<file path="design/flow/run.sh">
#!/bin/bash
# the make line also repeats each setting of config.mk as NAME=value (left out here)
make -C /OpenROAD-flow-scripts/flow DESIGN_CONFIG=/design/flow/config.mk WORK_HOME=/design/flow/orfs CLKGATE_MAP_FILE= finish
</file>
<file path="design/flow/config.mk">
export PLATFORM = sky130hd
export DESIGN_NAME = rv32_core
export DESIGN_NICKNAME = rv32_core
export VERILOG_FILES = /design/flow/design.v
export SDC_FILE = /design/flow/constraint.sdc
export NUM_CORES = 4
export LEC_CHECK = 0
export CAP_MARGIN = 20
export CELL_PAD_IN_SITES_GLOBAL_PLACEMENT = 1
export CORE_ASPECT_RATIO = 0.5
export CORE_MARGIN = 2
export CORE_UTILIZATION = 58
export CTS_CLUSTER_DIAMETER = 100
export GPL_ROUTABILITY_DRIVEN = 1
export SETUP_SLACK_MARGIN = 1.25
export SLEW_MARGIN = 35
export TNS_END_PERCENT = 85
</file>
<file path="design/flow/constraint.sdc">
create_clock -name core_clock -period 4.49 [get_ports {clk}]
set_input_delay 0.8980 -clock core_clock [delete_from_list [all_inputs] [get_ports {clk}]]
set_output_delay 0.8980 -clock core_clock [all_outputs]
set_load 0.01 [all_outputs]
</file>
<file path="design/flow/design.v">
package rv32_pkg;
  typedef logic [31:0] u32;
  typedef enum logic [3:0] {
    ALU_ADD, ALU_SUB, ALU_AND, ALU_OR, ALU_XOR,
    ALU_SLT, ALU_SLTU, ALU_SLL, ALU_SRL, ALU_SRA
  } alu_op_e;
  typedef enum logic [2:0] {WB_NONE, WB_ALU, WB_MEM, WB_PC4, WB_IMM} wb_sel_e;
  typedef struct packed {
    logic valid;
    u32 pc;
    u32 instr;
    logic [4:0] rs1, rs2, rd;
    u32 rs1_val, rs2_val;
    u32 imm;
    logic regwrite;
    wb_sel_e wb_sel;
    logic memread;
    logic memwrite;
    logic [1:0] mem_size;  
    logic mem_sign;  
    logic is_branch;
    logic is_jal;
    logic is_jalr;
    logic [2:0] br_funct3;
    alu_op_e alu_op;
    logic alu_src_imm;  
  } idex_t;
  typedef struct packed {
    logic valid;
    u32 pc;
    u32 pc4;
    u32 alu_y;
    u32 rs2_fwd;  
    logic [4:0] rd;
    logic regwrite;
    wb_sel_e wb_sel;
    logic memread;
    logic memwrite;
    logic [1:0] mem_size;
    logic mem_sign;
    logic took_branch;
    u32 br_target;
  } exmem_t;
  typedef struct packed {
    logic valid;
    u32 pc4;
    u32 alu_y;
    u32 mem_rdata;
    logic [4:0] rd;
    logic regwrite;
    wb_sel_e wb_sel;
  } memwb_t;
endpackage
module rv32_alu (
  input rv32_pkg::alu_op_e op,
  input logic [31:0] a,
  input logic [31:0] b,
  output logic [31:0] y
);
  logic signed [31:0] as, bs;
  always_comb begin
    as = $signed(a);
    bs = $signed(b);
    y = 32'd0;
    unique case (op)
      rv32_pkg::ALU_ADD : y = a + b;
      rv32_pkg::ALU_SUB : y = a - b;
      rv32_pkg::ALU_AND : y = a & b;
      rv32_pkg::ALU_OR  : y = a | b;
      rv32_pkg::ALU_XOR : y = a ^ b;
      rv32_pkg::ALU_SLT : y = (as < bs) ? 32'd1 : 32'd0;
      rv32_pkg::ALU_SLTU: y = (a  < b ) ? 32'd1 : 32'd0;
      rv32_pkg::ALU_SLL : y = a << b[4:0];
      rv32_pkg::ALU_SRL : y = a >> b[4:0];
      rv32_pkg::ALU_SRA : y = as >>> b[4:0];
      default : y = 32'd0;
    endcase
  end
endmodule
module rv32_branch_unit (
  input logic is_branch,
  input logic [2:0] br_funct3,
  input logic is_jal,
  input logic is_jalr,
  input logic [31:0] pc,
  input logic [31:0] rs1,
  input logic [31:0] rs2,
  input logic [31:0] imm,
  output logic took,
  output logic [31:0] target
);
  logic signed [31:0] rs1s, rs2s;
  always_comb begin
    rs1s = $signed(rs1);
    rs2s = $signed(rs2);
    took = 1'b0;
    target = pc + 32'd4;
    if (is_jal) begin
      took = 1'b1;
      target = pc + imm;
    end else if (is_jalr) begin
      took = 1'b1;
      target = (rs1 + imm) & 32'hFFFF_FFFE;  
    end else if (is_branch) begin
      unique case (br_funct3)
        3'b000: took = (rs1 == rs2);  
        3'b001: took = (rs1 != rs2);  
        3'b100: took = (rs1s < rs2s);  
        3'b101: took = (rs1s >= rs2s);  
        3'b110: took = (rs1 < rs2);  
        3'b111: took = (rs1 >= rs2);  
        default: took = 1'b0;
      endcase
      target = pc + imm;
    end
  end
endmodule
module rv32_decode (
  input logic [31:0] instr,
  output logic regwrite,
  output rv32_pkg::wb_sel_e wb_sel,
  output logic memread,
  output logic memwrite,
  output logic [1:0] mem_size,  
  output logic mem_sign,  
  output rv32_pkg::alu_op_e alu_op,
  output logic alu_src_imm,
  output logic is_branch,
  output logic [2:0] br_funct3,
  output logic is_jal,
  output logic is_jalr,
  output logic [31:0] imm
);
  logic [6:0] opcode;
  logic [2:0] funct3;
  logic [6:0] funct7;
  function automatic logic [31:0] imm_i(input logic [31:0] i);
    imm_i = {{20{i[31]}}, i[31:20]};
  endfunction
  function automatic logic [31:0] imm_s(input logic [31:0] i);
    imm_s = {{20{i[31]}}, i[31:25], i[11:7]};
  endfunction
  function automatic logic [31:0] imm_b(input logic [31:0] i);
    imm_b = {{19{i[31]}}, i[31], i[7], i[30:25], i[11:8], 1'b0};
  endfunction
  function automatic logic [31:0] imm_u(input logic [31:0] i);
    imm_u = {i[31:12], 12'b0};
  endfunction
  function automatic logic [31:0] imm_j(input logic [31:0] i);
    imm_j = {{11{i[31]}}, i[31], i[19:12], i[20], i[30:21], 1'b0};
  endfunction
  always_comb begin
    opcode = instr[6:0];
    funct3 = instr[14:12];
    funct7 = instr[31:25];
    regwrite = 1'b0;
    wb_sel = rv32_pkg::WB_NONE;
    memread = 1'b0;
    memwrite = 1'b0;
    mem_size = 2'd2;  
    mem_sign = 1'b1;
    alu_op = rv32_pkg::ALU_ADD;
    alu_src_imm = 1'b0;
    is_branch = 1'b0;
    br_funct3 = funct3;
    is_jal = 1'b0;
    is_jalr = 1'b0;
    imm = 32'd0;
    unique case (opcode)
      7'b0110111: begin
        regwrite = 1'b1;
        wb_sel = rv32_pkg::WB_ALU;  
        alu_op = rv32_pkg::ALU_ADD;
        alu_src_imm = 1'b1;
        imm = imm_u(instr);
      end
      7'b0010111: begin
        regwrite = 1'b1;
        wb_sel = rv32_pkg::WB_ALU;  
        alu_op = rv32_pkg::ALU_ADD;
        alu_src_imm = 1'b1;
        imm = imm_u(instr);
      end
      7'b1101111: begin
        regwrite = 1'b1;
        wb_sel = rv32_pkg::WB_PC4;
        is_jal = 1'b1;
        imm = imm_j(instr);
      end
      7'b1100111: begin
        regwrite = 1'b1;
        wb_sel = rv32_pkg::WB_PC4;
        is_jalr = 1'b1;
        alu_op = rv32_pkg::ALU_ADD;
        alu_src_imm = 1'b1;
        imm = imm_i(instr);
      end
      7'b1100011: begin
        is_branch = 1'b1;
        br_funct3 = funct3;
        imm = imm_b(instr);
      end
      7'b0000011: begin
        regwrite = 1'b1;
        wb_sel = rv32_pkg::WB_MEM;
        memread = 1'b1;
        alu_op = rv32_pkg::ALU_ADD;
        alu_src_imm = 1'b1;
        imm = imm_i(instr);
        unique case (funct3)
          3'b000: begin mem_size = 2'd0; mem_sign = 1'b1; end  
          3'b001: begin mem_size = 2'd1; mem_sign = 1'b1; end  
          3'b010: begin mem_size = 2'd2; mem_sign = 1'b1; end  
          3'b100: begin mem_size = 2'd0; mem_sign = 1'b0; end  
          3'b101: begin mem_size = 2'd1; mem_sign = 1'b0; end  
          default: begin
            regwrite = 1'b0; memread = 1'b0; wb_sel = rv32_pkg::WB_NONE;
          end
        endcase
      end
      7'b0100011: begin
        memwrite = 1'b1;
        alu_op = rv32_pkg::ALU_ADD;
        alu_src_imm = 1'b1;
        imm = imm_s(instr);
        unique case (funct3)
          3'b000: mem_size = 2'd0;  
          3'b001: mem_size = 2'd1;  
          3'b010: mem_size = 2'd2;  
          default: begin
            memwrite = 1'b0;
          end
        endcase
      end
      7'b0010011: begin
        regwrite = 1'b1;
        wb_sel = rv32_pkg::WB_ALU;
        alu_src_imm = 1'b1;
        imm = imm_i(instr);
        unique case (funct3)
          3'b000: alu_op = rv32_pkg::ALU_ADD;  
          3'b010: alu_op = rv32_pkg::ALU_SLT;  
          3'b011: alu_op = rv32_pkg::ALU_SLTU;  
          3'b100: alu_op = rv32_pkg::ALU_XOR;  
          3'b110: alu_op = rv32_pkg::ALU_OR;  
          3'b111: alu_op = rv32_pkg::ALU_AND;  
          3'b001: alu_op = rv32_pkg::ALU_SLL;  
          3'b101: begin
            alu_op = (instr[30] == 1'b1) ? rv32_pkg::ALU_SRA : rv32_pkg::ALU_SRL;
          end
          default: begin
            regwrite = 1'b0; wb_sel = rv32_pkg::WB_NONE;
          end
        endcase
      end
      7'b0110011: begin
        regwrite = 1'b1;
        wb_sel = rv32_pkg::WB_ALU;
        alu_src_imm = 1'b0;
        unique case (funct3)
          3'b000: alu_op = (funct7 == 7'b0100000) ? rv32_pkg::ALU_SUB : rv32_pkg::ALU_ADD;
          3'b001: alu_op = rv32_pkg::ALU_SLL;
          3'b010: alu_op = rv32_pkg::ALU_SLT;
          3'b011: alu_op = rv32_pkg::ALU_SLTU;
          3'b100: alu_op = rv32_pkg::ALU_XOR;
          3'b101: alu_op = (funct7 == 7'b0100000) ? rv32_pkg::ALU_SRA : rv32_pkg::ALU_SRL;
          3'b110: alu_op = rv32_pkg::ALU_OR;
          3'b111: alu_op = rv32_pkg::ALU_AND;
          default: begin
            regwrite = 1'b0; wb_sel = rv32_pkg::WB_NONE;
          end
        endcase
      end
      default: begin
      end
    endcase
  end
endmodule
module rv32_forward (
  input logic [4:0] idex_rs1,
  input logic [4:0] idex_rs2,
  input logic exmem_regwrite,
  input logic [4:0] exmem_rd,
  input logic memwb_regwrite,
  input logic [4:0] memwb_rd,
  output logic [1:0] fwd_a_sel,
  output logic [1:0] fwd_b_sel
);
  always_comb begin
    fwd_a_sel = 2'b00;
    fwd_b_sel = 2'b00;
    if (exmem_regwrite && (exmem_rd != 5'd0) && (exmem_rd == idex_rs1)) fwd_a_sel = 2'b01;
    else if (memwb_regwrite && (memwb_rd != 5'd0) && (memwb_rd == idex_rs1)) fwd_a_sel = 2'b10;
    if (exmem_regwrite && (exmem_rd != 5'd0) && (exmem_rd == idex_rs2)) fwd_b_sel = 2'b01;
    else if (memwb_regwrite && (memwb_rd != 5'd0) && (memwb_rd == idex_rs2)) fwd_b_sel = 2'b10;
  end
endmodule
module rv32_hazard (
  input logic ifid_valid,
  input logic idex_valid,
  input logic idex_memread,
  input logic [4:0] ifid_rs1,
  input logic [4:0] ifid_rs2,
  input logic [4:0] idex_rd,
  output logic stall_if,
  output logic stall_id
);
  logic hazard;
  always_comb begin
    hazard = 1'b0;
    if (ifid_valid && idex_valid && idex_memread && (idex_rd != 5'd0)) begin
      if ((idex_rd == ifid_rs1) || (idex_rd == ifid_rs2)) hazard = 1'b1;
    end
    stall_if = hazard;
    stall_id = hazard;
  end
endmodule
module rv32_memmap (
  input logic [31:0] addr,
  output logic is_mmio,
  output logic mmio_we,
  output logic [31:0] mmio_addr
);
  always_comb begin
    is_mmio = 1'b0;
    mmio_we = 1'b0;
    mmio_addr = addr;
    if (addr[31:28] == 4'hF) begin
      is_mmio = 1'b1;
      mmio_we = 1'b0;
    end
  end
endmodule
module rv32_regfile (
  input logic clk,
  input logic rst_n,
  input logic [4:0] raddr1,
  input logic [4:0] raddr2,
  output logic [31:0] rdata1,
  output logic [31:0] rdata2,
  input logic we,
  input logic [4:0] waddr,
  input logic [31:0] wdata
);
  logic [31:0] regs [31:0];
  always_ff @(posedge clk) begin
    if (!rst_n) begin
    end else begin
      if (we && (waddr != 5'd0)) regs[waddr] <= wdata;
      regs[5'd0] <= 32'd0;
    end
  end
  always_comb begin
    rdata1 = (raddr1 == 5'd0) ? 32'd0 : regs[raddr1];
    rdata2 = (raddr2 == 5'd0) ? 32'd0 : regs[raddr2];
  end
endmodule
module rv32_core (
  input logic clk,
  input logic rst_n,
  output logic [31:0] imem_addr,
  input logic [31:0] imem_rdata,
  output logic dmem_valid,
  output logic dmem_we,
  output logic [31:0] dmem_addr,
  output logic [31:0] dmem_wdata,
  output logic [3:0] dmem_wstrb,
  input logic dmem_ready,
  input logic [31:0] dmem_rdata,
  output logic mmio_we,
  output logic [31:0] mmio_addr,
  output logic [31:0] mmio_wdata,
  input logic [31:0] mmio_rdata
);
  logic [31:0] pc_q, pc_d;
  logic [31:0] if_pc4;
  logic [31:0] if_instr;
  logic ifid_valid_q, ifid_valid_d;
  logic [31:0] ifid_pc_q, ifid_pc_d;
  logic [31:0] ifid_instr_q, ifid_instr_d;
  rv32_pkg::idex_t idex_q;
  rv32_pkg::idex_t idex_d;
  rv32_pkg::exmem_t exmem_q;
  rv32_pkg::exmem_t exmem_d;
  rv32_pkg::memwb_t memwb_q;
  rv32_pkg::memwb_t memwb_d;
  logic [4:0] rs1, rs2, rd;
  logic [31:0] rs1_val, rs2_val;
  logic dec_regwrite, dec_memread, dec_memwrite;
  logic [1:0] dec_mem_size;
  logic dec_mem_sign;
  rv32_pkg::wb_sel_e dec_wb_sel;
  rv32_pkg::alu_op_e dec_alu_op;
  logic dec_alu_src_imm;
  logic dec_is_branch, dec_is_jal, dec_is_jalr;
  logic [2:0] dec_br_funct3;
  logic [31:0] dec_imm;
  logic stall_if, stall_id;
  logic flush_ifid, flush_idex;
  logic [1:0] fwd_a_sel, fwd_b_sel;  
  logic [31:0] ex_op_a, ex_op_b, ex_op_b_raw;
  logic [31:0] alu_y;
  logic took_branch;
  logic [31:0] br_target;
  logic [31:0] pc_next_seq;
  logic [31:0] wb_data;
  assign imem_addr = pc_q;
  assign if_instr = imem_rdata;
  assign if_pc4 = pc_q + 32'd4;
  assign pc_next_seq = if_pc4;
  assign rs1 = ifid_instr_q[19:15];
  assign rs2 = ifid_instr_q[24:20];
  assign rd = ifid_instr_q[11:7];
  logic [31:0] rf_rdata1, rf_rdata2;
  rv32_regfile u_rf (
    .clk(clk), .rst_n(rst_n),
    .raddr1(rs1), .raddr2(rs2),
    .rdata1(rf_rdata1), .rdata2(rf_rdata2),
    .we(memwb_q.regwrite && memwb_q.valid && !stall_mem),
    .waddr(memwb_q.rd),
    .wdata(wb_data)
  );
  assign rs1_val = (memwb_q.regwrite && memwb_q.valid && (memwb_q.rd != 5'd0) && (memwb_q.rd == rs1)) ? wb_data : rf_rdata1;
  assign rs2_val = (memwb_q.regwrite && memwb_q.valid && (memwb_q.rd != 5'd0) && (memwb_q.rd == rs2)) ? wb_data : rf_rdata2;
  rv32_decode u_dec (
    .instr(ifid_instr_q),
    .regwrite(dec_regwrite),
    .wb_sel(dec_wb_sel),
    .memread(dec_memread),
    .memwrite(dec_memwrite),
    .mem_size(dec_mem_size),
    .mem_sign(dec_mem_sign),
    .alu_op(dec_alu_op),
    .alu_src_imm(dec_alu_src_imm),
    .is_branch(dec_is_branch),
    .br_funct3(dec_br_funct3),
    .is_jal(dec_is_jal),
    .is_jalr(dec_is_jalr),
    .imm(dec_imm)
  );
  rv32_hazard u_haz (
    .ifid_valid(ifid_valid_q),
    .idex_valid(idex_q.valid),
    .idex_memread(idex_q.memread),
    .ifid_rs1(rs1),
    .ifid_rs2(rs2),
    .idex_rd(idex_q.rd),
    .stall_if(stall_if),
    .stall_id(stall_id)
  );
  rv32_forward u_fwd (
    .idex_rs1(idex_q.rs1),
    .idex_rs2(idex_q.rs2),
    .exmem_regwrite(exmem_q.regwrite && exmem_q.valid),
    .exmem_rd(exmem_q.rd),
    .memwb_regwrite(memwb_q.regwrite && memwb_q.valid),
    .memwb_rd(memwb_q.rd),
    .fwd_a_sel(fwd_a_sel),
    .fwd_b_sel(fwd_b_sel)
  );
  always_comb begin
    flush_ifid = took_branch;
    flush_idex = took_branch;
  end
  always_comb begin
    idex_d = '0;
    idex_d.valid = ifid_valid_q && !flush_idex && !stall_id;
    idex_d.pc = ifid_pc_q;
    idex_d.instr = ifid_instr_q;
    idex_d.rs1 = rs1;
    idex_d.rs2 = rs2;
    idex_d.rd = rd;
    idex_d.rs1_val = rs1_val;
    idex_d.rs2_val = rs2_val;
    idex_d.imm = dec_imm;
    idex_d.regwrite = dec_regwrite;
    idex_d.wb_sel = dec_wb_sel;
    idex_d.memread = dec_memread;
    idex_d.memwrite = dec_memwrite;
    idex_d.mem_size = dec_mem_size;
    idex_d.mem_sign = dec_mem_sign;
    idex_d.is_branch = dec_is_branch;
    idex_d.br_funct3 = dec_br_funct3;
    idex_d.is_jal = dec_is_jal;
    idex_d.is_jalr = dec_is_jalr;
    idex_d.alu_op = dec_alu_op;
    idex_d.alu_src_imm = dec_alu_src_imm;
    if (stall_id) begin
      idex_d = '0;
    end
  end
  logic [6:0] ex_opcode;
  assign ex_opcode = idex_q.instr[6:0];
  always_comb begin
    ex_op_a = idex_q.rs1_val;
    ex_op_b_raw = idex_q.rs2_val;
    case (fwd_a_sel)
      2'b01: ex_op_a = exmem_q.alu_y;
      2'b10: ex_op_a = wb_data;
      default:   ;
    endcase
    case (fwd_b_sel)
      2'b01: ex_op_b_raw = exmem_q.alu_y;
      2'b10: ex_op_b_raw = wb_data;
      default:   ;
    endcase
    if (ex_opcode == 7'b0110111) begin
      ex_op_a = 32'd0;
    end else if (ex_opcode == 7'b0010111) begin
      ex_op_a = idex_q.pc;
    end
  end
  assign ex_op_b = (idex_q.alu_src_imm) ? idex_q.imm : ex_op_b_raw;
  rv32_alu u_alu (
    .op(idex_q.alu_op),
    .a(ex_op_a),
    .b(ex_op_b),
    .y(alu_y)
  );
  rv32_branch_unit u_bru (
    .is_branch(idex_q.is_branch && idex_q.valid),
    .br_funct3(idex_q.br_funct3),
    .is_jal(idex_q.is_jal && idex_q.valid),
    .is_jalr(idex_q.is_jalr && idex_q.valid),
    .pc(idex_q.pc),
    .rs1(ex_op_a),
    .rs2(ex_op_b_raw),
    .imm(idex_q.imm),
    .took(took_branch),
    .target(br_target)
  );
  always_comb begin
    pc_d = pc_q;
    if (!stall_if) begin
      pc_d = took_branch ? br_target : pc_next_seq;
    end
  end
  always_comb begin
    exmem_d = '0;
    exmem_d.valid = idex_q.valid;
    exmem_d.pc4 = idex_q.pc + 32'd4;
    exmem_d.alu_y = alu_y;
    exmem_d.rs2_fwd = ex_op_b_raw;
    exmem_d.rd = idex_q.rd;
    exmem_d.regwrite = idex_q.regwrite;
    exmem_d.wb_sel = idex_q.wb_sel;
    exmem_d.memread = idex_q.memread;
    exmem_d.memwrite = idex_q.memwrite;
    exmem_d.mem_size = idex_q.mem_size;
    exmem_d.mem_sign = idex_q.mem_sign;
    exmem_d.took_branch = took_branch;
    exmem_d.br_target = br_target;
  end
  logic mem_is_mmio, mem_mmio_we_unused;
  logic mem_rd, mem_wr;
  logic stall_mem;
  logic [3:0] mem_strb;
  logic [31:0] mem_wdata, mem_raw, mem_shifted, mem_load;
  rv32_memmap u_mm (
    .addr(exmem_q.alu_y),
    .is_mmio(mem_is_mmio),
    .mmio_we(mem_mmio_we_unused),
    .mmio_addr(mmio_addr)
  );
  assign mem_rd = exmem_q.valid && exmem_q.memread;
  assign mem_wr = exmem_q.valid && exmem_q.memwrite;
  always_comb begin
    unique case (exmem_q.mem_size)
      2'd0: begin
        mem_wdata = {4{exmem_q.rs2_fwd[7:0]}};
        mem_strb = 4'b0001 << exmem_q.alu_y[1:0];
      end
      2'd1: begin
        mem_wdata = {2{exmem_q.rs2_fwd[15:0]}};
        mem_strb = exmem_q.alu_y[1] ? 4'b1100 : 4'b0011;
      end
      default: begin
        mem_wdata = exmem_q.rs2_fwd;
        mem_strb = 4'b1111;
      end
    endcase
  end
  assign dmem_valid = (mem_rd || mem_wr) && !mem_is_mmio;
  assign dmem_we = mem_wr && !mem_is_mmio;
  assign dmem_addr = exmem_q.alu_y;
  assign dmem_wdata = mem_wdata;
  assign dmem_wstrb = mem_strb;
  assign mmio_we = mem_wr && mem_is_mmio;
  assign mmio_wdata = mem_wdata;
  assign stall_mem = dmem_valid && !dmem_ready;
  always_comb begin
    mem_raw = mem_is_mmio ? mmio_rdata : dmem_rdata;
    mem_shifted = mem_raw >> {exmem_q.alu_y[1:0], 3'b000};
    unique case (exmem_q.mem_size)
      2'd0: mem_load = {{24{exmem_q.mem_sign & mem_shifted[7]}}, mem_shifted[7:0]};
      2'd1: mem_load = {{16{exmem_q.mem_sign & mem_shifted[15]}}, mem_shifted[15:0]};
      default: mem_load = mem_shifted;
    endcase
  end
  always_comb begin
    memwb_d = '0;
    memwb_d.valid = exmem_q.valid;
    memwb_d.pc4 = exmem_q.pc4;
    memwb_d.alu_y = exmem_q.alu_y;
    memwb_d.mem_rdata = mem_load;
    memwb_d.rd = exmem_q.rd;
    memwb_d.regwrite = exmem_q.regwrite;
    memwb_d.wb_sel = exmem_q.wb_sel;
  end
  always_comb begin
    wb_data = 32'd0;
    unique case (memwb_q.wb_sel)
      rv32_pkg::WB_ALU: wb_data = memwb_q.alu_y;
      rv32_pkg::WB_MEM: wb_data = memwb_q.mem_rdata;
      rv32_pkg::WB_PC4: wb_data = memwb_q.pc4;
      rv32_pkg::WB_IMM: wb_data = memwb_q.alu_y;
      default: wb_data = 32'd0;
    endcase
  end
  always_ff @(posedge clk) begin
    if (!rst_n) begin
      pc_q <= 32'd0;
      ifid_valid_q <= 1'b0;
      ifid_pc_q <= 32'd0;
      ifid_instr_q <= 32'd0;
      idex_q <= '0;
      exmem_q <= '0;
      memwb_q <= '0;
    end else if (!stall_mem) begin
      pc_q <= pc_d;
      if (!stall_if) begin
        ifid_valid_q <= 1'b1;
        ifid_pc_q <= pc_q;
        ifid_instr_q <= if_instr;
      end
      if (flush_ifid) begin
        ifid_valid_q <= 1'b0;
      end
      idex_q <= idex_d;
      exmem_q <= exmem_d;
      memwb_q <= memwb_d;
    end
  end
endmodule
</file>
==> results of run 1 <==
stage by stage:
step	hold WS, ns	worst slack (ns)	cell area [µm²]	power (mW)	setup TNS, ns
2_1_floorplan	0.428	-0.556	84500	18.2	-16.04
3_3_place_gp	0.434	-1.27	95300	20.9	-48.99
==> results.json, run 1 <==
{
  "status": "stopped before the end",
  "haltStage": "detailed placement",
  "stop_error": "[ERROR DPL-0033] detailed placement checks failed during check placement.",
  "ios": 266,
  "ys_area_mm2": 0.0839,
  "die-height_um": 273,
  "yosysCellCount": 7022,
  "ys_async_sr_fraction_pct": 0,
  "gp_congestion": 1.09,
  "io_buffers": 265,
  "area_leaders": "edfxtp_1 36%, mux4_2 17%, dfxtp_1 13%",
  "synth.area.mux_share_pct": 20.4,
  "synthSimpleGateAreaFrac_pct": 9.24,
  "synthMostInstantiatedCell": "edfxtp_1",
  "avgSynthCellArea_um2": 11.9,
  "ys_sh_aoi_pct": 13.4,
  "adder_share_pct": 2.96,
  "synth.distinct_cells": 108,
  "synthTopCellsByCount": "992 x edfxtp_1, 644 x nand2_1, 643 x mux4_2",
  "die-width_um": 542,
  "xor_share_pct": 1.59,
  "edf_count": 992,
  "yosysWarnings": 8,
  "yosysTopAreaCell": "edfxtp_1",
  "synthCells": 7022,
  "synth_flops": 1516,
  "ys_top_logic_family": "multiplexers",
  "yosysTopAreaCellShare_pct": 35.5,
  "ys_seq_share_pct": 48.0,
  "fp_util_pct": 58.6,
  "chipArea_mm2": 0.148,
  "synthFlopType": "edfxtp_1",
  "rows": 98,
  "core_mm2": 0.143,
  "mappedNetlistNets": 7317,
  "synth_area_mm2": 0.0839
}
==> run 2: changes to the inputs <==
CELL_PAD_IN_SITES_GLOBAL_PLACEMENT = not set   (was 1)
CORE_ASPECT_RATIO = not set   (was 0.5)
CORE_MARGIN = 4   (was 2)
CORE_UTILIZATION = 17   (was 58)
CTS_CLUSTER_DIAMETER = not set   (was 100)
GPL_ROUTABILITY_DRIVEN = 0   (was 1)
HOLD_SLACK_MARGIN = 0.08   (was not set)
MAX_ROUTING_LAYER = met4   (was not set)
PLACE_DENSITY_LB_ADDON = 0.25   (was not set)
SETUP_SLACK_MARGIN = 1.18   (was 1.25)
SLEW_MARGIN = 20   (was 35)
TNS_END_PERCENT = not set   (was 85)
clock period = 8.0 ns   (was 4.49 ns; I/O delays follow)
==> results.json, run 2 <==
{
  "yosysTopAreaCellShare_pct": 35.5,
  "period_needed_ns": 6.67,
  "grt_pass1_vias": 64300,
  "comb_power_share_pct": 12.7,
  "max_freq_mhz": 150,
  "clkSinkCount": 1516,
  "ys_top_logic_family": "multiplexers",
  "p_leak_nw": 34.9,
  "slew_viol_final": 0,
  "reg2reg_slack_ns": 1.33,
  "final-instance-count-excl-fill": 13700,
  "xor_share_pct": 1.59,
  "ys_area_mm2": 0.0839,
  "crit_type": "reg -> reg",
  "maxPowerGroup": "registers",
  "rsz0062_at_grt": "false",
  "cts_buffers": 186,
  "crit_path_end": "exmem_q[108]",
  "hold_viol_final": 0,
  "pwr-share-clk_pct": 43.5,
  "chipArea_mm2": 0.505,
  "initialDrtViolationCount": 7406,
  "yosysCellCount": 7022,
  "dpl.hpwl_mm": 269,
  "yosysWarnings": 8,
  "drc": 0,
  "cp.required_ns": 8.73,
  "clk_path_buf_depth": 4,
  "tns_ns": 0,
  "cp.arrival_ns": 7.40,
  "whs_path_depth": 2,
  "seq-power_mw": 8.68,
  "grt-ovfl-total": 0,
  "crit_start": "memwb_q[8]",
  "cp-start-kind": "flip-flop",
  "edf_count": 992,
  "r2r_start": "memwb_q[8]",
  "wl_per_cell_um": 28.1,
  "path_max_fanout": 25,
  "place_inst": 13400,
  "area_leaders": "edfxtp_1 36%, mux4_2 17%, dfxtp_1 13%",
  "grt_pass1_wl_mm": 528,
  "vdd_drop_max_mv": 0.178,
  "relSlewSlack_pct": 23.0,
  "mappedNetlistNets": 7317,
  "synth.area.mux_share_pct": 20.4,
  "crit_family": "AND-OR/OR-AND gates",
  "skew_ns": 0.0783,
  "fill_cells": 52700,
  "synthFlopType": "edfxtp_1",
  "ys_async_sr_fraction_pct": 0,
  "ant_nets": 0,
  "worstPathCellList": "or3_4, o311a_1, nand3_2, mux2_2, a221oi_4, buf_4, ha_1, a21boi_0, o221ai_1, o21ai_0, a311oi_1, o21ai_0, buf_4, a2111oi_0, buf_4, nor2_1, xnor2_1, a22oi_1, a32oi_1",
  "htreeDepth": 4,
  "crit_path_frequent_cell": "buf_4",
  "p_comb_mw": 2.52,
  "worstSetupEndpointType": "flip-flop",
  "hold_class": "reg -> reg",
  "synth_flops": 1516,
  "final_net_count": 7405,
  "grt_max_degree": 156,
  "dr.pass1.iters": 6,
  "synthSimpleGateAreaFrac_pct": 9.24,
  "ys_seq_share_pct": 48.0,
  "path_depth": 19,
  "min_from": "memwb_q[79]",
  "path_clk_slew_ns": 0.07,
  "ys_sh_aoi_pct": 13.4,
  "synthTopCellsByCount": "992 x edfxtp_1, 644 x nand2_1, 643 x mux4_2",
  "cts_tree": "done",
  "maxCapViolCount": 0,
  "adder_share_pct": 2.96,
  "core_mm2": 0.491,
  "via_per_inst": 4.73,
  "synthCells": 7022,
  "r2r_cells": 19,
  "finalSetupViolCount": 0,
  "holdBufCountCts": 0,
  "warning_count": 100,
  "synth_area_mm2": 0.0839,
  "net-switching-power_mw": 5.54,
  "power_density_mw_per_mm2": 197,
  "r2r-end": "exmem_q[108]",
  "yosysTopAreaCell": "edfxtp_1",
  "die-height_um": 710,
  "io_buffers": 265,
  "switching_share_pct": 27.9,
  "synthMostInstantiatedCell": "edfxtp_1",
  "critPathBufInv": 3,
  "cpMaxStageDelayCell": "a2111oi_0",
  "status": "timing/DRC/antenna clean",
  "synth.distinct_cells": 108,
  "synthToLayoutAreaGrowth_pct": 20.1,
  "ios": 266,
  "root_buffer": "clkbuf_16",
  "fp_util_pct": 17.1,
  "num_vias": 65000,
  "fin_crit_sh_pct": 83.4,
  "avgSynthCellArea_um2": 11.9,
  "cpPeakStageDelay_ns": 0.74,
  "intPower_mw": 14.3,
  "finalWirelength_mm": 386,
  "clock_latency_ns": 0.87,
  "die-width_um": 710,
  "seq_power_share_pct": 43.8,
  "rows": 257,
  "total_power_mw": 19.8,
  "worstHoldEndpoint": "memwb_q[79]",
  "grt_usage_pct": 15.1,
  "clockNetworkPower_mw": 8.63,
  "antenna_found_initial": 17,
  "tightest_slew_ns": 1.13
}
## run 2: repair_timing
item                       CTS  global route
hold endpoints to repair     0             0
setup endpoints to repair    0            34
resized                      0            19
setup buffers                0             6
## run 2: area by class of cell
cell class	instances	area [µm²]	share of cell area [%]
timing repair inverter	4	20.0	0.0199
antenna	11	27.5	0.0273
sequential	1516	40300	40.0
multi-input combinational	4669	40500	40.2
tap	6475	8100	8.04
inverter	193	747	0.741
clock inverter	87	998	0.991
clock buffer	251	5110	5.07
timing repair buffer	540	4970	4.93
## run 2: per-stage QoR
step	hold WS, ns	setup WS, ns	util [%]	area (µm²)
detailed placement	0.444	1.30	19.2	94400
CTS	0.449	1.28	20.5	101000
global route	0.466	1.16	20.5	101000
global placement	0.438	1.18	19.2	94400
finish	0.452	1.33	20.5	101000
floorplan	0.428	1.90	-	83900
## run 2: per-layer routing
metal	wire length, µm	vias to the layer above	track usage, %
li1	-	27400	-
met5	0	-	-
met4	22000	0	7.23
met2	182000	3169	24.3
met3	28300	739	2.71
met1	153000	33700	18.3
==> run 3: changes to the inputs <==
CAP_MARGIN = 0   (was 20)
CORE_ASPECT_RATIO = 0.52   (was not set)
CORE_MARGIN = 2   (was 4)
CORE_UTILIZATION = 72   (was 17)
CTS_CLUSTER_DIAMETER = 375   (was not set)
CTS_CLUSTER_SIZE = 33   (was not set)
GPL_ROUTABILITY_DRIVEN = not set   (was 0)
HOLD_SLACK_MARGIN = not set   (was 0.08)
MAX_ROUTING_LAYER = not set   (was met4)
PLACE_DENSITY_LB_ADDON = 0.0   (was 0.25)
SETUP_SLACK_MARGIN = 1.27   (was 1.18)
SLEW_MARGIN = 10   (was 20)
TNS_END_PERCENT = 5   (was not set)
clock period = 4.32 ns   (was 8.0 ns; I/O delays follow)
==> results.json, run 3 <==
{
  "yosysWarnings": 8,
  "synth_area_mm2": 0.0839,
  "stop_error": "[ERROR GRT-0116] Global routing finished with congestion. Check the congestion regions in the DRC Viewer.",
  "synthCells": 7022,
  "io_buffers": 265,
  "synthSimpleGateAreaFrac_pct": 9.24,
  "htreeDepth": 2,
  "postPlaceCellArea_mm2": 0.0956,
  "ys_sh_aoi_pct": 13.4,
  "ys_async_sr_fraction_pct": 0,
  "holdBufCountCts": 0,
  "synthTopCellsByCount": "992 x edfxtp_1, 644 x nand2_1, 643 x mux4_2",
  "chipArea_mm2": 0.119,
  "area_leaders": "edfxtp_1 36%, mux4_2 17%, dfxtp_1 13%",
  "mappedNetlistNets": 7317,
  "place_inst": 9310,
  "synthMostInstantiatedCell": "edfxtp_1",
  "clkSinkCount": 1516,
  "root_buffer": "clkbuf_16",
  "die-height_um": 250,
  "yosysTopAreaCell": "edfxtp_1",
  "grt_usage_pct": 87.6,
  "adder_share_pct": 2.96,
  "gp_congestion": 1.25,
  "die-width_um": 477,
  "synth_flops": 1516,
  "synthFlopType": "edfxtp_1",
  "yosysCellCount": 7022,
  "synth.area.mux_share_pct": 20.4,
  "core_mm2": 0.116,
  "grt-ovfl-total": 2478,
  "ios": 266,
  "rows": 90,
  "edf_count": 992,
  "ys_seq_share_pct": 48.0,
  "haltStage": "global routing",
  "cts_buffers": 51,
  "clk_path_buf_depth": 3,
  "ys_top_logic_family": "multiplexers",
  "ys_area_mm2": 0.0839,
  "status": "stopped before the end",
  "avgSynthCellArea_um2": 11.9,
  "synth.distinct_cells": 108,
  "xor_share_pct": 1.59,
  "fp_util_pct": 72.4,
  "dpl.hpwl_mm": 311,
  "yosysTopAreaCellShare_pct": 35.5
}
==> run 3: what timing repair did <==
item                       in CTS
gates cloned                    3
setup endpoints to repair    1221
setup buffers                  56
pin swaps                     145
resized                       349
==> run 3: through the flow <==
step	power, mW	setup slack, ns	TNS (ns)	hold slack [ns]
after floorplan	18.9	-0.726	-68.87	0.428
after global placement	21.7	-1.57	-67.13	0.436
after detailed placement	22.0	-1.92	-85.87	0.447
after CTS	28.9	-1.02	-49.49	0.457
==> run 3: metal layers <==
| metal | global-route usage [%] | overflow |
|---|---|---|
| met1 | 89.8 | 233 |
| met2 | 98.9 | 1305 |
| met3 | 79.3 | 247 |
| met4 | 78.6 | 657 |
| met5 | 58.2 | 36 |
==> run 4: changes to the inputs <==
CAP_MARGIN = 20   (was 0)
CORE_ASPECT_RATIO = not set   (was 0.52)
CORE_MARGIN = 4   (was 2)
CORE_UTILIZATION = 40   (was 72)
CTS_CLUSTER_DIAMETER = not set   (was 375)
CTS_CLUSTER_SIZE = not set   (was 33)
GPL_ROUTABILITY_DRIVEN = 0   (was not set)
HOLD_SLACK_MARGIN = 0.08   (was not set)
PLACE_DENSITY_LB_ADDON = 0.05   (was 0.0)
SETUP_SLACK_MARGIN = 1.18   (was 1.27)
SLEW_MARGIN = 20   (was 10)
TNS_END_PERCENT = not set   (was 5)
clock period = 8.0 ns   (was 4.32 ns; I/O delays follow)
==> results.json, run 4 <==
{
  "htreeDepth": 4,
  "skew_ns": 0.0616,
  "worstPathCellList": "or3_1, o311a_4, and3_2, buf_4, o311ai_4, nand2_2, buf_4, inv_2, ha_1, nor2_1, a221oi_1, o221ai_1, o21ai_0, mux2i_1, xnor2_1, a221oi_1, o211ai_1, a21o_1, a32o_1",
  "path_max_fanout": 33,
  "synth.distinct_cells": 108,
  "maxPowerGroup": "registers",
  "io_buffers": 265,
  "gr-usage-met3_pct": 7.04,
  "cp.arrival_ns": 7.64,
  "min_from": "memwb_q[85]",
  "worstHoldEndpoint": "memwb_q[85]",
  "synth_area_mm2": 0.0839,
  "ys_area_mm2": 0.0839,
  "clk_path_buf_depth": 3,
  "ys_top_logic_family": "multiplexers",
  "r2r_start": "exmem_q[42]",
  "final-instance-count-excl-fill": 10000,
  "max_freq_mhz": 144,
  "root_buffer": "clkbuf_16",
  "reg2reg_slack_ns": 1.08,
  "cts_tree": "done",
  "synth_flops": 1516,
  "cp-start-kind": "flip-flop",
  "intPower_mw": 13.8,
  "grt_pass1_wl_mm": 499,
  "tightest_slew_ns": 1.27,
  "rsz0062_at_grt": "true",
  "finalSetupViolCount": 0,
  "area_leaders": "edfxtp_1 36%, mux4_2 17%, dfxtp_1 13%",
  "grt_use_met2_pct": 51.2,
  "clock_latency_ns": 0.84,
  "rows": 167,
  "final_net_count": 7394,
  "seq-power_mw": 8.62,
  "drc": 0,
  "grt_usage_pct": 32.3,
  "r2r_cells": 19,
  "synthCells": 7022,
  "core_mm2": 0.208,
  "relSlewSlack_pct": 15.0,
  "xor_share_pct": 1.59,
  "clkSinkCount": 1516,
  "synthMostInstantiatedCell": "edfxtp_1",
  "r2r-end": "exmem_q[90]",
  "stdcell_area_mm2": 0.0957,
  "comb_power_share_pct": 13.5,
  "place_ws_ns": 0.664,
  "gr-usage-met1_pct": 41.0,
  "tns_ns": 0,
  "ant_nets": 0,
  "clockNetworkPower_mw": 7.90,
  "yosysTopAreaCellShare_pct": 35.5,
  "crit_type": "reg -> reg",
  "dr.pass1.iters": 9,
  "net-switching-power_mw": 5.33,
  "p_leak_nw": 34.5,
  "yosysCellCount": 7022,
  "synth.area.mux_share_pct": 20.4,
  "avgSynthCellArea_um2": 11.9,
  "synthToLayoutAreaGrowth_pct": 14.1,
  "mappedNetlistNets": 7317,
  "fin_crit_sh_pct": 86.5,
  "hold_viol_final": 0,
  "top_usage_layer": "met2",
  "finalWirelength_mm": 361,
  "num_vias": 65600,
  "timing.final.ws_setup_ns": 1.08,
  "cpPeakStageDelay_ns": 0.91,
  "edf_count": 992,
  "die-width_um": 466,
  "synthFlopType": "edfxtp_1",
  "chipArea_mm2": 0.217,
  "initialDrtViolationCount": 8509,
  "total_power_mw": 19.1,
  "ys_sh_aoi_pct": 13.4,
  "antenna_found_initial": 22,
  "hold_slack_ns": 0.450,
  "worstSetupEndpointType": "flip-flop",
  "wl_per_cell_um": 36.0,
  "yosysTopAreaCell": "edfxtp_1",
  "power_density_mw_per_mm2": 200,
  "ios": 266,
  "postPlaceCellArea_mm2": 0.0895,
  "crit_path_end": "exmem_q[90]",
  "cp.required_ns": 8.71,
  "dpl.hpwl_mm": 240,
  "via_per_inst": 6.54,
  "path_depth": 19,
  "die-height_um": 466,
  "ys_async_sr_fraction_pct": 0,
  "synthTopCellsByCount": "992 x edfxtp_1, 644 x nand2_1, 643 x mux4_2",
  "maxCapViolCount": 0,
  "yosysWarnings": 8,
  "status": "timing/DRC/antenna clean",
  "adder_share_pct": 2.96,
  "grt-ovfl-total": 0,
  "whs_path_depth": 2,
  "p_comb_mw": 2.58,
  "crit_start": "exmem_q[42]",
  "fp_util_pct": 40.3,
  "path_clk_slew_ns": 0.06,
  "grt_pass1_vias": 63200,
  "cpMaxStageDelayCell": "a221oi_1",
  "grt_max_degree": 192,
  "synthSimpleGateAreaFrac_pct": 9.24,
  "hold_class": "reg -> reg",
  "cts_buffers": 172,
  "switching_share_pct": 27.9,
  "critPathBufInv": 3,
  "place_inst": 9674,
  "period_needed_ns": 6.92,
  "fin_util_pct": 46.0,
  "crit_family": "AND-OR/OR-AND gates",
  "ys_seq_share_pct": 48.0,
  "warning_count": 96,
  "slew_viol_final": 0,
  "pwr-share-clk_pct": 41.4,
  "seq_power_share_pct": 45.1,
  "vdd_drop_max_mv": 0.248
}
run 4: cell type report:
class / instances / area (µm²)
fillers: 18900 / 112000
multi-input cells: 4670 / 40600
flip-flops and latches: 1516 / 40300
clock buffers: 253 / 4970
repair buffers: 533 / 4850
well taps: 2788 / 3490
inverters: 193 / 781
clock inverters: 61 / 598
repair inverters: 13 / 65.1
diodes: 6 / 15.0
run 4: timing repair:
action / CTS / global route
resized: 21 / 37
buffers inserted: 11 / 10
hold buffers: 0 / 0
setup endpoints to repair: 45 / 32
gates cloned: 8 / 6
pin swaps: 3 / 0
run 4: per-layer routing:
metal / routed length (µm) / vias to the layer above
li1: - / 27400
met1: 138000 / 33700
met2: 167000 / 3643
met3: 31900 / 911
met4: 24600 / 14
met5: 110 / -
==> run 5: changes to the inputs <==
ABC_AREA = 1   (was not set)
CELL_PAD_IN_SITES_GLOBAL_PLACEMENT = 3   (was not set)
CORE_MARGIN = 2   (was 4)
CORE_UTILIZATION = 50   (was 40)
CTS_CLUSTER_DIAMETER = 107   (was not set)
HOLD_SLACK_MARGIN = not set   (was 0.08)
PLACE_DENSITY_LB_ADDON = 0.07   (was 0.05)
SETUP_SLACK_MARGIN = not set   (was 1.18)
SLEW_MARGIN = 0   (was 20)
clock period = 5.21 ns   (was 8.0 ns; I/O delays follow)
==> results.json, run 5 <==
{
  "synthFlopType": "edfxtp_1",
  "synth_area_mm2": 0.0870,
  "yosysWarnings": 8,
  "synth.distinct_cells": 67,
  "synth_flops": 1516,
  "die-height_um": 421,
  "fp_util_pct": 50.2,
  "synth.area.mux_share_pct": 0.207,
  "yosysTopAreaCell": "edfxtp_1",
  "chipArea_mm2": 0.177,
  "xor_share_pct": 1.06,
  "ys_seq_share_pct": 46.3,
  "die-width_um": 421,
  "status": "stopped before the end",
  "rows": 153,
  "stop_error": "[ERROR FLW-0024] Place density exceeds 1.0 (current PLACE_DENSITY_LB_ADDON =  0.07). Please check if the value of  PLACE_DENSITY_LB_ADDON is between 0 and 0.99.",
  "ys_top_logic_family": "AND-OR/OR-AND gates",
  "core_mm2": 0.173,
  "avgSynthCellArea_um2": 7.98,
  "synthCells": 10900,
  "ys_sh_aoi_pct": 21.4,
  "haltStage": "global placement without I/O",
  "area_leaders": "edfxtp_1 34%, dfxtp_1 12%, o21ai_0 9.1%",
  "synthSimpleGateAreaFrac_pct": 20.8,
  "ys_async_sr_fraction_pct": 0,
  "synthTopCellsByCount": "1623 x nand2_1, 1587 x o21ai_0, 1518 x nor2_1",
  "yosysTopAreaCellShare_pct": 34.2,
  "adder_share_pct": 2.85,
  "synthMostInstantiatedCell": "nand2_1",
  "mappedNetlistNets": 11200,
  "edf_count": 992,
  "ys_area_mm2": 0.0870,
  "yosysCellCount": 10900
}
==> run 6: changes to the inputs <==
ABC_AREA = not set   (was 1)
CELL_PAD_IN_SITES_GLOBAL_PLACEMENT = not set   (was 3)
CORE_UTILIZATION = 72   (was 50)
CTS_CLUSTER_DIAMETER = not set   (was 107)
GPL_ROUTABILITY_DRIVEN = not set   (was 0)
PLACE_DENSITY = 0.6   (was not set)
PLACE_DENSITY_LB_ADDON = not set   (was 0.07)
SLEW_MARGIN = 20   (was 0)
clock period = 7.63 ns   (was 5.21 ns; I/O delays follow)
==> results.json, run 6 <==
{
  "root_buffer": "clkbuf_16",
  "grt_usage_pct": 91.7,
  "synthCells": 7022,
  "avgSynthCellArea_um2": 11.9,
  "edf_count": 992,
  "mappedNetlistNets": 7317,
  "synth_flops": 1516,
  "synth_area_mm2": 0.0839,
  "synthMostInstantiatedCell": "edfxtp_1",
  "synth.area.mux_share_pct": 20.4,
  "ctsResizeCount": 0,
  "dpl.hpwl_mm": 272,
  "place_ws_ns": 0.593,
  "synthTopCellsByCount": "992 x edfxtp_1, 644 x nand2_1, 643 x mux4_2",
  "fp_util_pct": 72.4,
  "clk_path_buf_depth": 3,
  "grt-ovfl-total": 1984,
  "synth.distinct_cells": 108,
  "holdBufCountCts": 0,
  "ios": 266,
  "chipArea_mm2": 0.119,
  "die-height_um": 345,
  "status": "stopped before the end",
  "ys_async_sr_fraction_pct": 0,
  "yosysCellCount": 7022,
  "core_mm2": 0.116,
  "synthFlopType": "edfxtp_1",
  "htreeDepth": 4,
  "ys_top_logic_family": "multiplexers",
  "gp_congestion": 1.11,
  "clkSinkCount": 1516,
  "postPlaceCellArea_mm2": 0.0878,
  "area_leaders": "edfxtp_1 36%, mux4_2 17%, dfxtp_1 13%",
  "rows": 125,
  "die-width_um": 345,
  "ys_seq_share_pct": 48.0,
  "yosysWarnings": 8,
  "yosysTopAreaCell": "edfxtp_1",
  "adder_share_pct": 2.96,
  "haltStage": "global routing",
  "io_buffers": 265,
  "xor_share_pct": 1.59,
  "synthSimpleGateAreaFrac_pct": 9.24,
  "yosysTopAreaCellShare_pct": 35.5,
  "stop_error": "[ERROR GRT-0116] Global routing finished with congestion. Check the congestion regions in the DRC Viewer.",
  "post_cts_buffers": 0,
  "ys_area_mm2": 0.0839,
  "cts_buffers": 150,
  "ys_sh_aoi_pct": 13.4
}
==> run 6: routing by layer <==
| metal | GRT overflow | global-route usage, % |
|---|---|---|
| met1 | 356 | 91.7 |
| met2 | 701 | 99.0 |
| met3 | 430 | 86.8 |
| met4 | 451 | 89.0 |
| met5 | 46 | 70.2 |
==> run 6: per-stage QoR <==
step | util [%] | cells
4_1_cts | 80.2 | 8685
3_5_place_dp | 75.7 | 8405
3_3_place_gp | 75.7 | 8404
2_1_floorplan | - | 7022
==> run 7: changes to the inputs <==
CAP_MARGIN = 0   (was 20)
CELL_PAD_IN_SITES_GLOBAL_PLACEMENT = 3   (was not set)
CORE_ASPECT_RATIO = 1.51   (was not set)
CORE_UTILIZATION = 24   (was 72)
CTS_CLUSTER_DIAMETER = 394   (was not set)
GPL_ROUTABILITY_DRIVEN = 1   (was not set)
MIN_ROUTING_LAYER = met2   (was not set)
PLACE_DENSITY = 0.88   (was 0.6)
SETUP_SLACK_MARGIN = 2.03   (was not set)
SLEW_MARGIN = 35   (was 20)
TNS_END_PERCENT = 85   (was not set)
clock period = 8.66 ns   (was 7.63 ns; I/O delays follow)
==> results.json, run 7 <==
{
  "status": "timing/DRC/antenna clean",
  "yosysCellCount": 7022,
  "xor_share_pct": 1.59,
  "synth.area.mux_share_pct": 20.4,
  "synth_flops": 1516,
  "chipArea_mm2": 0.354,
  "fp_util_pct": 24.1,
  "worstHoldEndpoint": "memwb_q[54]",
  "wl_per_cell_um": 37.3,
  "cpPeakStageDelay_ns": 0.61,
  "ys_area_mm2": 0.0839,
  "synthTopCellsByCount": "992 x edfxtp_1, 644 x nand2_1, 643 x mux4_2",
  "cpMaxStageDelayCell": "o31ai_4",
  "path_max_fanout": 17,
  "crit_path_frequent_cell": "buf_4",
  "warning_count": 100,
  "r2r_start": "exmem_q[42]",
  "grt_usage_pct": 36.5,
  "initialDrtViolationCount": 22000,
  "grt_max_degree": 101,
  "synth.distinct_cells": 108,
  "antenna_found_initial": 3,
  "worstPathCellList": "or3_4, o311a_4, a31o_4, o21ai_1, buf_4, clkinvlp_4, fa_1, nor2b_1, o31ai_2, a211oi_1, buf_4, a2111oi_2, buf_4, o41ai_1, buf_4, nand4_1, a31oi_2, nor2_1, o31ai_4, a31oi_1",
  "relSlewSlack_pct": 25.6,
  "clkSinkCount": 1516,
  "drc": 0,
  "avgSynthCellArea_um2": 11.9,
  "r2r_cells": 20,
  "synthFlopType": "edfxtp_1",
  "critPathBufInv": 5,
  "yosysTopAreaCell": "edfxtp_1",
  "adder_share_pct": 2.96,
  "num_vias": 88400,
  "edf_count": 992,
  "worstSetupEndpointType": "flip-flop",
  "die-width_um": 485,
  "period_needed_ns": 6.63,
  "postPlaceCellArea_mm2": 0.0927,
  "power_density_mw_per_mm2": 184,
  "p_comb_mw": 2.69,
  "maxPowerGroup": "registers",
  "cts_tree": "done",
  "p_leak_nw": 35.0,
  "yosysWarnings": 8,
  "intPower_mw": 12.7,
  "dpl.hpwl_mm": 314,
  "yosysTopAreaCellShare_pct": 35.5,
  "tns_ns": 0,
  "fin_crit_sh_pct": 76.5,
  "root_buffer": "clkbuf_16",
  "crit_family": "AND-OR/OR-AND gates",
  "path_depth": 20,
  "reg2reg_slack_ns": 2.03,
  "clk_path_buf_depth": 4,
  "seq-power_mw": 8.05,
  "path_clk_slew_ns": 0.06,
  "fin_util_pct": 28.4,
  "ys_sh_aoi_pct": 13.4,
  "whs_path_depth": 2,
  "core_mm2": 0.348,
  "clock_latency_ns": 0.91,
  "grt_pass1_wl_mm": 589,
  "rsz0062_at_grt": "true",
  "final_net_count": 7438,
  "tightest_slew_ns": 1.11,
  "stdcell_area_mm2": 0.0989,
  "ys_async_sr_fraction_pct": 0,
  "max_freq_mhz": 151,
  "switching_share_pct": 30.0,
  "r2r-end": "exmem_q[79]",
  "ys_top_logic_family": "multiplexers",
  "net-switching-power_mw": 5.47,
  "cp-start-kind": "flip-flop",
  "hold_class": "reg -> reg",
  "pwr-share-clk_pct": 41.0,
  "cp.arrival_ns": 7.36,
  "htreeDepth": 4,
  "synthMostInstantiatedCell": "edfxtp_1",
  "synthToLayoutAreaGrowth_pct": 18.0,
  "crit_start": "exmem_q[42]",
  "synthSimpleGateAreaFrac_pct": 9.24,
  "synth_area_mm2": 0.0839,
  "clockNetworkPower_mw": 7.46,
  "crit_type": "reg -> reg",
  "ys_seq_share_pct": 48.0,
  "hold_viol_final": 0,
  "mappedNetlistNets": 7317,
  "seq_power_share_pct": 44.2,
  "maxCapViolCount": 0,
  "io_buffers": 265,
  "cts_buffers": 162,
  "gp_congestion": 1.08,
  "skew_ns": 0.0971,
  "comb_power_share_pct": 14.8,
  "ios": 266,
  "slew_viol_final": 0,
  "finalWirelength_mm": 443,
  "via_per_inst": 7.43,
  "min_from": "memwb_q[54]",
  "dr.pass1.iters": 13,
  "ant_nets": 0,
  "crit_path_end": "exmem_q[79]",
  "grt-ovfl-total": 0,
  "finalSetupViolCount": 0,
  "holdBufCountCts": 0,
  "vdd_drop_max_mv": 0.154,
  "grt_pass1_vias": 96100,
  "synthCells": 7022,
  "cp.required_ns": 9.40,
  "die-height_um": 730,
  "area_leaders": "edfxtp_1 36%, mux4_2 17%, dfxtp_1 13%",
  "rows": 266
}
run 7: cell type report:
cell class                 instances  area (µm²)
antenna                           75         188
inverter                         193         736
clock buffer                     199        4300
fill                           35300      249000
timing repair buffer             599        5630
multi-input combinational       4671       41000
clock inverter                    90        1030
sequential                      1516       40300
tap                             4556        5700
run 7: what timing repair did:
item / 4_1_cts / 5_1_grt
setup buffers: 4 / 9
pin swaps: 4 / 6
setup endpoints to repair: 51 / 46
hold endpoints to repair: 0 / 0
gates cloned: 2 / 0
resized: 42 / 45
run 7: per-layer routing:
| metal | part of all wire, % | routed length, µm | global-route usage [%] |
|---|---|---|---|
| met5 | 0.69 | 3080 | 8.41 |
| met4 | 15 | 65100 | 17.0 |
| met3 | 34 | 149000 | 38.0 |
| met2 | 51 | 226000 | 47.0 |
| met1 | 0 | 0 | - |
run 7: through the flow:
| stage | worst slack (ns) | instances | hold WS [ns] | power, mW |
|---|---|---|---|---|
| global route | 1.90 | 11800 | 0.471 | 18.5 |
| detailed placement | 1.20 | 11500 | 0.444 | 10.7 |
| global placement | 1.01 | 11500 | 0.438 | 10.7 |
| CTS | 2.00 | 11800 | 0.449 | 18.0 |
| floorplan | 2.56 | 7022 | 0.428 | 9.39 |
| finish | 2.03 | 11900 | 0.452 | 18.2 |
==> run 8: changes to the inputs <==
CAP_MARGIN = 20   (was 0)
CELL_PAD_IN_SITES_GLOBAL_PLACEMENT = not set   (was 3)
CORE_ASPECT_RATIO = not set   (was 1.51)
CORE_UTILIZATION = 72   (was 24)
CTS_CLUSTER_DIAMETER = not set   (was 394)
GPL_ROUTABILITY_DRIVEN = not set   (was 1)
MIN_ROUTING_LAYER = not set   (was met2)
PLACE_DENSITY = 0.6   (was 0.88)
SETUP_SLACK_MARGIN = not set   (was 2.03)
SLEW_MARGIN = 20   (was 35)
TNS_END_PERCENT = not set   (was 85)
clock period = 2.35 ns   (was 8.66 ns; I/O delays follow)
==> results.json, run 8 <==
{
  "avgSynthCellArea_um2": 11.9,
  "synthSimpleGateAreaFrac_pct": 9.24,
  "xor_share_pct": 1.59,
  "synth.area.mux_share_pct": 20.4,
  "synth_flops": 1516,
  "synthMostInstantiatedCell": "edfxtp_1",
  "status": "stopped before the end",
  "synthTopCellsByCount": "992 x edfxtp_1, 644 x nand2_1, 643 x mux4_2",
  "rows": 125,
  "yosysTopAreaCell": "edfxtp_1",
  "synthFlopType": "edfxtp_1",
  "stop_error": "[ERROR DPL-0033] detailed placement checks failed during check placement.",
  "yosysTopAreaCellShare_pct": 35.5,
  "ys_top_logic_family": "multiplexers",
  "ys_async_sr_fraction_pct": 0,
  "die-width_um": 345,
  "die-height_um": 345,
  "gp_congestion": 1.22,
  "synth.distinct_cells": 108,
  "chipArea_mm2": 0.119,
  "mappedNetlistNets": 7317,
  "ys_seq_share_pct": 48.0,
  "core_mm2": 0.116,
  "area_leaders": "edfxtp_1 36%, mux4_2 17%, dfxtp_1 13%",
  "edf_count": 992,
  "synthCells": 7022,
  "yosysCellCount": 7022,
  "fp_util_pct": 72.4,
  "yosysWarnings": 8,
  "haltStage": "detailed placement",
  "adder_share_pct": 2.96,
  "synth_area_mm2": 0.0839,
  "ys_area_mm2": 0.0839,
  "ios": 266,
  "io_buffers": 265,
  "ys_sh_aoi_pct": 13.4
}
[run 8: metrics by stage]
step | total power, mW | instances
after global placement | 39.9 | 9836
after floorplan | 34.8 | 7022
==> run 9: changes to the inputs <==
CORE_UTILIZATION = 40   (was 72)
clock period = 8.0 ns   (was 2.35 ns; I/O delays follow)
==> results.json, run 9 <==
{
  "gp_congestion": 1.02,
  "power_density_mw_per_mm2": 199,
  "cp.arrival_ns": 8.12,
  "comb_power_share_pct": 12.9,
  "synthTopCellsByCount": "992 x edfxtp_1, 644 x nand2_1, 643 x mux4_2",
  "cts_buffers": 165,
  "rows": 168,
  "clock_latency_ns": 0.85,
  "clkSinkCount": 1516,
  "seq-power_mw": 8.69,
  "skew_ns": 0.0771,
  "avgSynthCellArea_um2": 11.9,
  "synthMostInstantiatedCell": "edfxtp_1",
  "maxPowerGroup": "registers",
  "wl_per_cell_um": 33.7,
  "chipArea_mm2": 0.213,
  "crit_start": "memwb_q[5]",
  "synth.distinct_cells": 108,
  "warning_count": 110,
  "synthCells": 7022,
  "fin_crit_sh_pct": 92.6,
  "p_leak_nw": 34.4,
  "r2r-end": "pc_q[29]",
  "yosysTopAreaCellShare_pct": 35.5,
  "synthToLayoutAreaGrowth_pct": 13.3,
  "crit_path_frequent_cell": "a21oi_1",
  "ant_nets": 0,
  "cp.required_ns": 8.72,
  "initialDrtViolationCount": 8398,
  "ys_seq_share_pct": 48.0,
  "tightest_slew_ns": 1.16,
  "clk_path_buf_depth": 3,
  "hold_viol_final": 0,
  "path_clk_slew_ns": 0.06,
  "yosysWarnings": 8,
  "stdcell_area_mm2": 0.0950,
  "max_freq_mhz": 135,
  "ctsResizeCount": 0,
  "die-width_um": 462,
  "finalWirelength_mm": 336,
  "grt_pass1_vias": 62800,
  "reg2reg_slack_ns": 0.60,
  "r2r_start": "memwb_q[5]",
  "grt_pass1_wl_mm": 475,
  "slew_viol_final": 0,
  "period_needed_ns": 7.40,
  "finalSetupViolCount": 0,
  "fp_util_pct": 40.1,
  "tns_ns": 0,
  "final_net_count": 7350,
  "intPower_mw": 13.7,
  "crit_family": "simple AND/OR/NAND/NOR gates",
  "postPlaceCellArea_mm2": 0.0895,
  "area_leaders": "edfxtp_1 36%, mux4_2 17%, dfxtp_1 13%",
  "antenna_found_initial": 12,
  "synthFlopType": "edfxtp_1",
  "relSlewSlack_pct": 22.3,
  "edf_count": 992,
  "post_cts_buffers": 0,
  "ios": 266,
  "drc": 0,
  "grt_max_degree": 169,
  "synth_area_mm2": 0.0839,
  "hold_slack_ns": 0.447,
  "io_buffers": 265,
  "seq_power_share_pct": 45.9,
  "ys_async_sr_fraction_pct": 0,
  "adder_share_pct": 2.96,
  "net-switching-power_mw": 5.25,
  "core_mm2": 0.209,
  "critPathBufInv": 2,
  "cpMaxStageDelayCell": "nor2_1",
  "pwr-share-clk_pct": 41.2,
  "rsz0062_at_grt": "false",
  "crit_path_end": "pc_q[29]",
  "r2r_cells": 20,
  "status": "timing/DRC/antenna clean",
  "via_per_inst": 6.47,
  "total_power_mw": 18.9,
  "ys_top_logic_family": "multiplexers",
  "whs_path_depth": 2,
  "vdd_drop_max_mv": 0.231,
  "synthSimpleGateAreaFrac_pct": 9.24,
  "mappedNetlistNets": 7317,
  "switching_share_pct": 27.8,
  "clockNetworkPower_mw": 7.80,
  "p_comb_mw": 2.43,
  "dr.pass1.iters": 6,
  "path_depth": 20,
  "dpl.hpwl_mm": 235,
  "crit_type": "reg -> reg",
  "synth.area.mux_share_pct": 20.4,
  "yosysTopAreaCell": "edfxtp_1",
  "worstSetupEndpointType": "flip-flop",
  "root_buffer": "clkbuf_16",
  "min_from": "memwb_q[41]",
  "worstHoldEndpoint": "memwb_q[41]",
  "grt-ovfl-total": 0,
  "xor_share_pct": 1.59,
  "cts_tree": "done",
  "yosysCellCount": 7022,
  "htreeDepth": 4,
  "ys_area_mm2": 0.0839,
  "num_vias": 64700,
  "cp-start-kind": "flip-flop",
  "cpPeakStageDelay_ns": 0.88,
  "synth_flops": 1516,
  "hold_class": "reg -> reg",
  "die-height_um": 462,
  "path_max_fanout": 18,
  "worstPathCellList": "xnor2_1, and2_1, nand3_2, buf_4, nor2_1, a21oi_1, o21ai_0, inv_1, ha_1, nand4_1, nor4_1, nand3_1, xnor2_1, a21oi_1, or4_1, or2_2, a21oi_1, nor2_1, a22oi_1, a41oi_1",
  "grt_usage_pct": 31.1,
  "maxCapViolCount": 0,
  "ys_sh_aoi_pct": 13.4,
  "holdBufCountCts": 0
}
[run 9: area by class of cell]
| class | instances | area [µm²] |
|---|---|---|
| fill | 18900 | 114000 |
| tap | 2805 | 3510 |
| multi-input combinational | 4669 | 40300 |
| antenna | 1 | 2.50 |
| sequential | 1516 | 40300 |
| clock buffer | 216 | 4470 |
| inverter | 193 | 732 |
| timing repair buffer | 510 | 4640 |
| clock inverter | 89 | 1000 |
[run 9: through the flow]
stage	setup WS [ns]	utilization [%]	cells
after global routing	0.322	45.5	9998
after CTS	0.829	45.5	9998
final	0.596	45.5	9999
after global placement	0.862	42.8	9693
after floorplan	1.90	-	7022
after detailed placement	0.889	42.9	9693
[run 9: layer usage]
layer | GRT usage [%] | vias up | part of all wire [%]
met5 | 0 | - | 0.014
met2 | 49.4 | 3556 | 46
met1 | 39.9 | 33100 | 38
li1 | - | 27300 | -
met4 | 19.3 | 8 | 7.2
met3 | 4.75 | 812 | 8.0
==> run 10: changes to the inputs <==
CORE_UTILIZATION = 66   (was 40)
CTS_CLUSTER_SIZE = 40   (was not set)
MAX_ROUTING_LAYER = met4   (was not set)
PLACE_DENSITY = not set   (was 0.6)
SETUP_SLACK_MARGIN = -0.16   (was not set)
TNS_END_PERCENT = 5   (was not set)
clock period = 4.97 ns   (was 8.0 ns; I/O delays follow)
==> results.json, run 10 <==
{
  "status": "stopped before the end",
  "haltStage": "global routing",
  "stop_error": "[ERROR GRT-0116] Global routing finished with congestion. Check the congestion regions in the DRC Viewer.",
  "xor_share_pct": 1.59,
  "place_ws_ns": -0.975,
  "synthTopCellsByCount": "992 x edfxtp_1, 644 x nand2_1, 643 x mux4_2",
  "adder_share_pct": 2.96,
  "ys_top_logic_family": "multiplexers",
  "yosysCellCount": 7022,
  "chipArea_mm2": 0.130,
  "htreeDepth": 4,
  "yosysTopAreaCellShare_pct": 35.5,
  "synth.distinct_cells": 108,
  "ios": 266,
  "ys_sh_aoi_pct": 13.4,
  "edf_count": 992,
  "fp_util_pct": 66.6,
  "ys_async_sr_fraction_pct": 0,
  "die-height_um": 360,
  "synth_flops": 1516,
  "grt_usage_pct": 92.8,
  "synth.area.mux_share_pct": 20.4,
  "rows": 130,
  "grt-ovfl-total": 2402,
  "cts_buffers": 153,
  "gp_congestion": 1.13,
  "avgSynthCellArea_um2": 11.9,
  "postPlaceCellArea_mm2": 0.0939,
  "synthSimpleGateAreaFrac_pct": 9.24,
  "ys_seq_share_pct": 48.0,
  "synthFlopType": "edfxtp_1",
  "die-width_um": 360,
  "synthMostInstantiatedCell": "edfxtp_1",
  "core_mm2": 0.126,
  "yosysTopAreaCell": "edfxtp_1",
  "root_buffer": "clkbuf_16",
  "area_leaders": "edfxtp_1 36%, mux4_2 17%, dfxtp_1 13%",
  "mappedNetlistNets": 7317,
  "dpl.hpwl_mm": 282,
  "clkSinkCount": 1516,
  "synth_area_mm2": 0.0839,
  "clk_path_buf_depth": 3,
  "io_buffers": 265,
  "synthCells": 7022,
  "ys_area_mm2": 0.0839,
  "yosysWarnings": 8
}
[run 10: metrics by stage]
stage	hold slack [ns]	std cells
2_1_floorplan	0.428	7022
3_3_place_gp	0.441	9210
3_5_place_dp	0.448	9210
4_1_cts	0.455	9528
[run 10: metal layers]
layer | global-route usage (%) | overflow
met5 | - | -
met4 | 91.0 | 524
met3 | 85.5 | 471
met2 | 99.3 | 865
met1 | 92.6 | 542
[run 10: repair_timing]
action | in CTS
hold buffers | 0
pin swaps | 58
cloned | 4
setup buffers | 44
setup endpoints to repair | 59
resized | 227
No activity file was given, so power comes from the tool's default toggle rates.
